==> 09-28: inputs <==
==> flow/design.v (excerpt) <==
module Optimized_Wallace(
    input clk, rst,
    input [15:0] A, B,
    output reg [31:0] PRODUCT
);
    genvar i, j;
    wire [31:0] pp [0:15];
    generate
        for (i = 0; i < 16; i = i + 1) begin
            for (j = 0; j < 32; j = j + 1) begin
                if ((j >= i) && (j < i + 16))
                    assign pp[i][j] = A[j - i] & B[i];
                else
                    assign pp[i][j] = 1'b0;
            end
        end
    endgenerate
    wire [31:0] s0, s1_1, c0, c1, c0_2, c1_2, b0, b1, b0_2, b1_2;
     compressor_7to3 u1 (.a1(pp[0]), .a2(pp[1]), .a3(pp[2]), .a4(pp[3]), .a5(pp[4]), .a6(pp[5]), .a7(pp[6]), .s(s0), .c1(b0), .c2(b0_2));
     compressor_7to3 u2 (.a1(pp[7]), .a2(pp[8]), .a3(pp[9]), .a4(pp[10]), .a5(pp[11]), .a6(pp[12]), .a7(pp[13]), .s(s1_1), .c1(b1), .c2(b1_2));
   assign c0   = b0<<1;      
   assign c1   = b1<<1;      
   assign c0_2 = b0_2<<2;    
   assign c1_2 = b1_2<<2;   
    reg [31:0] r_s0, r_s1, r_c0, r_c1, r_c02, r_c12, r_pp14, r_pp15;
    always @(posedge clk or posedge rst) begin
        if (rst) begin
            r_s0 <= 0; r_s1 <= 0;
            r_c0 <= 0; r_c1 <= 0;
            r_c02 <= 0; r_c12 <= 0;
            r_pp14 <= 0; r_pp15 <= 0;
        end 
        else begin
            r_s0 <= s0; r_s1 <= s1_1;
            r_c0 <= c0; r_c1 <= c1;
            r_c02 <= c0_2; r_c12 <= c1_2;
            r_pp14 <= pp[14]; r_pp15 <= pp[15];
        end
    end
    wire [31:0] sum2, c1_s2, c2_s2, ca1, ca2;
  ...
Settings: LEC_CHECK=0, ABC_AREA=1, CAP_MARGIN=20, CELL_PAD_IN_SITES_DETAIL_PLACEMENT=0, CORE_MARGIN=2, CORE_UTILIZATION=72, CTS_CLUSTER_DIAMETER=199, CTS_CLUSTER_SIZE=15, HOLD_SLACK_MARGIN=-0.07, PLACE_DENSITY_LB_ADDON=0.17, SETUP_SLACK_MARGIN=0.39, SLEW_MARGIN=20; clock period 2.24 ns.
run.sh (not shown) runs the stock make flow with config.mk's settings and CLKGATE_MAP_FILE=.
==> 11-24: changes against 09-28 <==
- ABC_AREA: 1 -> default
- CELL_PAD_IN_SITES_DETAIL_PLACEMENT: 0 -> default
- CTS_CLUSTER_DIAMETER: 199 -> default
- CTS_CLUSTER_SIZE: 15 -> 58
- HOLD_SLACK_MARGIN: -0.07 -> default
- PLACE_DENSITY: default -> 0.66
- PLACE_DENSITY_LB_ADDON: 0.17 -> default
- SETUP_SLACK_MARGIN: 0.39 -> 0.11
==> flow/constraint.sdc (replaced) <==
create_clock -name core_clock -period 0.81 [get_ports {clk}]
set_input_delay 0.1620 -clock core_clock [delete_from_list [all_inputs] [get_ports {clk}]]
set_output_delay 0.1620 -clock core_clock [all_outputs]
set_load 0.01 [all_outputs]
==> 02-12: changes against 09-28 <==
- ABC_AREA: 1 -> default
- CELL_PAD_IN_SITES_DETAIL_PLACEMENT: 0 -> default
- CORE_UTILIZATION: 72 -> 67
- CTS_CLUSTER_DIAMETER: 199 -> default
- CTS_CLUSTER_SIZE: 15 -> default
- HOLD_SLACK_MARGIN: -0.07 -> default
- PLACE_DENSITY_LB_ADDON: 0.17 -> default
- SETUP_SLACK_MARGIN: 0.39 -> default
==> flow/constraint.sdc (replaced) <==
create_clock -name core_clock -period 1.42 [get_ports {clk}]
set_input_delay 0.2840 -clock core_clock [delete_from_list [all_inputs] [get_ports {clk}]]
set_output_delay 0.2840 -clock core_clock [all_outputs]
set_load 0.01 [all_outputs]
==> 01-23: changes against 09-28 <==
- ABC_AREA: 1 -> default
- CAP_MARGIN: 20 -> 40
- CELL_PAD_IN_SITES_DETAIL_PLACEMENT: 0 -> 1
- CORE_ASPECT_RATIO: default -> 0.84
- CORE_UTILIZATION: 72 -> 40
- CTS_CLUSTER_DIAMETER: 199 -> 86
- CTS_CLUSTER_SIZE: 15 -> 24
- HOLD_SLACK_MARGIN: -0.07 -> default
- MIN_ROUTING_LAYER: default -> met2
- PLACE_DENSITY_LB_ADDON: 0.17 -> default
- SETUP_SLACK_MARGIN: 0.39 -> 0.59
- SLEW_MARGIN: 20 -> 25
==> flow/constraint.sdc (replaced) <==
create_clock -name core_clock -period 3.0 [get_ports {clk}]
set_input_delay 0.6000 -clock core_clock [delete_from_list [all_inputs] [get_ports {clk}]]
set_output_delay 0.6000 -clock core_clock [all_outputs]
set_load 0.01 [all_outputs]
==> out/summary.txt <==
Gr ovfl total: 0
Simple share: 11.6%
Worst Setup Path Type: primary input to flip-flop
Synthesized Nets: 2087
Cell Count Post-Placement: 2145
Placeable Area: 25000 sq um
Die y size: 163 um
Comb_multi_in: 847
Tool Warnings: 38
CP peak stage delay: 0.62 ns
Setup Viol. Count Final: 1
XOR Share, Synth: 0.673%
Top cell category: flip-flops and latches
Worst setup margin: -0.0561 ns
Status: failed layout checks
Most instantiated library cell after synthesis: inv_1
TAP cells: 330
SO Viols: negative setup slack
Crit path max-delay family: adder cells
-- figures above: 09-28

==> out/summary.txt <==
Post-synth top flop: dfrtp_1
Post-synth ARST share: 100%
Most instantiated library cell after synthesis: dfrtp_1
Sequential fraction of the synthesis area: 49.0%
Io pins: 66
Std cell rows: 56
Stop Error: [ERROR DPL-0038] Utilization greater than 100%, impossible to legalize
XOR Share, Synth: 1.07%
Synthesized Nets: 1641
Cell Count Post-Placement: 1810
Fail Step: clock tree synthesis (4_1_cts)
Die y size: 159 um
Placeable Area: 23500 sq um
Synthesized area: 17200 sq um
Post-DP HPWL: 29.1 mm
Status: did not finish
Comb area leader: adder cells
Simple share: 10.3%
-- figures above: 11-24

==> out/summary.txt <==
Die y size: 194 um
Worst Setup Path Type: primary input to flip-flop
Port Buffers: 65
Gr ovfl total: 0
Worst setup margin: 0.499 ns
Synthesized Nets: 1641
Compound Share, Synth: 2.90%
XOR Share, Synth: 1.07%
Status: finished clean
Placeable Area: 42400 sq um
Comb_multi_in: 722
Most instantiated library cell after synthesis: dfrtp_1
Largest net degree at the start of global routing: 96
Tool Warnings: 37
# fillers: 4278
Cell Count Post-Placement: 1946
Final net count: 1789
CP peak stage delay: 0.69 ns
TAP cells: 568
Met2 GRT Util: 36.7%
-- figures above: 01-23

==> out/summary.txt <==
Worst setup margin: -0.944 ns
Worst Setup Path Type: flip-flop to flip-flop
Synthesized Nets: 1641
Status: failed layout checks
SO Viols: negative setup slack
Gr ovfl total: 0
TAP cells: 330
Top cell category: logic gates
Most instantiated library cell after synthesis: dfrtp_1
XOR Share, Synth: 1.07%
Simple share: 10.3%
Tool Warnings: 39
Cell Count Post-Placement: 1824
Die y size: 164 um
Setup Viol. Count Final: 159
-- figures above: 02-12

